## raven
==> flow/design.v <==
module alu16bit (
  input clk,                 
  input reset,               
  input [2:0] operation,     
  input [15:0] operand_A,
  input [15:0] operand_B,
  output reg [31:0] result, 
  output reg carry_flag,
  output reg zero_flag
);
parameter [2:0] ADD  = 3'b000,
                SUB  = 3'b001,
                MUL  = 3'b010,
                AND  = 3'b011,
                OR   = 3'b100,
                NAND = 3'b101,
                NOR  = 3'b110,
                XOR  = 3'b111;
reg [31:0] alu_result;  
reg alu_carry;
reg alu_zero;
always @(*) begin
  alu_result = 32'b0;
  alu_carry  = 1'b0;
  alu_zero   = 1'b0;
  case (operation)
    ADD: begin
      {alu_carry, alu_result} = {1'b0, operand_A} + {1'b0, operand_B};
      alu_zero = (alu_result[15:0] == 16'b0);
    end
    SUB: begin
      {alu_carry, alu_result} = {1'b0, operand_A} - {1'b0, operand_B};
      alu_zero = (alu_result[15:0] == 16'b0);
    end
    MUL: begin
      alu_result = operand_A * operand_B;   
      alu_zero = (alu_result == 32'b0);
    end
    AND: begin
      alu_result = {16'b0, (operand_A & operand_B)};
      alu_zero = (alu_result[15:0] == 16'b0);
    end
    OR: begin
      alu_result = {16'b0, (operand_A | operand_B)};
      alu_zero = (alu_result[15:0] == 16'b0);
    end
    NAND: begin
      alu_result = {16'b0, ~(operand_A & operand_B)};
      alu_zero = (alu_result[15:0] == 16'b0);
    end
    NOR: begin
      alu_result = {16'b0, ~(operand_A | operand_B)};
      alu_zero = (alu_result[15:0] == 16'b0);
    end
    XOR: begin
      alu_result = {16'b0, (operand_A ^ operand_B)};
      alu_zero = (alu_result[15:0] == 16'b0);
    end
    default: begin
      alu_result = 32'b0;
      alu_carry  = 1'b0;
      alu_zero   = 1'b1;
    end
  endcase
end
always @(posedge clk) begin
  if (reset) begin
    result     <= 32'b0;
    carry_flag <= 1'b0;
    zero_flag  <= 1'b0;
  end else begin
    result     <= alu_result;
    carry_flag <= alu_carry;
    zero_flag  <= alu_zero;
  end
end
endmodule
Settings: LEC_CHECK=0, CAP_MARGIN=20, CORE_MARGIN=2, CORE_UTILIZATION=68, CTS_CLUSTER_DIAMETER=42, CTS_CLUSTER_SIZE=21, HOLD_SLACK_MARGIN=-0.09, SETUP_SLACK_MARGIN=-0.49, SLEW_MARGIN=20; clock period 6.98 ns.
run.sh (not shown) runs the stock make flow with config.mk's settings and CLKGATE_MAP_FILE=.
[flow] raven | stages: complete | final checks: fail | reason: setup timing
Input changes introduced in garnet (baseline for comparison: raven):
diff --git a/flow/config.mk b/flow/config.mk
--- a/flow/config.mk
+++ b/flow/config.mk
@@ -10,5 +10 @@
-export CORE_UTILIZATION = 68
-export CTS_CLUSTER_DIAMETER = 42
-export CTS_CLUSTER_SIZE = 21
-export HOLD_SLACK_MARGIN = -0.09
-export SETUP_SLACK_MARGIN = -0.49
+export CORE_UTILIZATION = 65
==> flow/constraint.sdc <==
create_clock -name core_clock -period 5.62 [get_ports {clk}]
set_input_delay 1.1240 -clock core_clock [delete_from_list [all_inputs] [get_ports {clk}]]
set_output_delay 1.1240 -clock core_clock [all_outputs]
set_load 0.01 [all_outputs]
==> comparison <==
- Status: garnet FAILED at 5_1_grt (tool error)
- Going from raven to garnet, the die extent in y was found to have gone up by 2.2%.
- Summary of garnet over raven: number of buffers added by the clock tree synthesis step shows no meaningful change; area of placed instances shows an increase of 780 sq um; initial standard-cell utilization of the core shows a reduction of 3.0 points.
The inputs of indigo differ from those of garnet as listed below.
diff --git a/flow/config.mk b/flow/config.mk
--- a/flow/config.mk
+++ b/flow/config.mk
@@ -10 +10 @@
-export CORE_UTILIZATION = 65
+export CORE_UTILIZATION = 40
==> flow/constraint.sdc <==
create_clock -name core_clock -period 7.11 [get_ports {clk}]
set_input_delay 1.4220 -clock core_clock [delete_from_list [all_inputs] [get_ports {clk}]]
set_output_delay 1.4220 -clock core_clock [all_outputs]
set_load 0.01 [all_outputs]
- What ended garnet was a tool error in 5_1_grt; the run never finished.
- Every stage of the flow completed for indigo, and the final layout passed the timing, design-rule and antenna checks.
- Delta (indigo minus garnet): portion of netlist area occupied by mux cells barely changed; starting density of the core down 26 points; row count has increased; die area saw an increase.
For xenon, these inputs were changed with respect to indigo:
diff --git a/flow/config.mk b/flow/config.mk
--- a/flow/config.mk
+++ b/flow/config.mk
@@ -9 +9 @@
-export CORE_MARGIN = 2
+export CORE_MARGIN = 3
@@ -10,0 +11 @@
+export GPL_ROUTABILITY_DRIVEN = 0
==> flow/constraint.sdc <==
create_clock -name core_clock -period 7.2 [get_ports {clk}]
set_input_delay 1.4400 -clock core_clock [delete_from_list [all_inputs] [get_ports {clk}]]
set_output_delay 1.4400 -clock core_clock [all_outputs]
set_load 0.01 [all_outputs]
## What came out
The run with more routed wire is indigo, not xenon. indigo → xenon: area after detailed placement down 1.5%. xenon ends up with a utilization that is 1.7 points lower than in indigo. Comparing the two runs side by side, xenon comes out ahead of indigo on final area. Re area of all sequential standard cells: no difference whatsoever between xenon and indigo.
Input changes introduced in willow (baseline for comparison: xenon):
diff --git a/flow/config.mk b/flow/config.mk
--- a/flow/config.mk
+++ b/flow/config.mk
@@ -9,3 +9,4 @@
-export CORE_MARGIN = 3
-export CORE_UTILIZATION = 40
-export GPL_ROUTABILITY_DRIVEN = 0
+export CORE_MARGIN = 2
+export CORE_UTILIZATION = 69
+export CTS_CLUSTER_DIAMETER = 358
+export PLACE_DENSITY = 0.66
@@ -12,0 +14 @@
+export TNS_END_PERCENT = 5
--- outcome ---
- willow: it failed with a tool error in 5_1_grt, so there are no final results.
- xenon completed; timing, DRC and antenna clean
- On starting utilization of the core area: between willow and xenon, it ends up lower for xenon.
- Higher die area was reported by xenon, not willow.
- Diff xenon -> willow | number of placed instances, taps included | down by a little under 10%
- The run showing the smaller worst-case setup slack after placement is willow.
Here is what was changed in the inputs of amber compared with willow.
diff --git a/flow/config.mk b/flow/config.mk
--- a/flow/config.mk
+++ b/flow/config.mk
@@ -10,3 +10,3 @@
-export CORE_UTILIZATION = 69
-export CTS_CLUSTER_DIAMETER = 358
-export PLACE_DENSITY = 0.66
+export CORE_UTILIZATION = 66
+export CTS_CLUSTER_DIAMETER = 57
+export MAX_ROUTING_LAYER = met4
willow → amber: number of sinks driven by the clock tree barely changed; final estimated routing congestion in global placement dropped 0.019; number of setup buffers added after CTS dropped 47.
Total of cells resized after clock tree synthesis, amber vs willow: down by more than half
Worst setup slack before clock tree synthesis in amber is 0.19 ns above willow.
The die of amber is larger than the one used in willow.
The flow for amber finished, though final verification flagged setup timing.
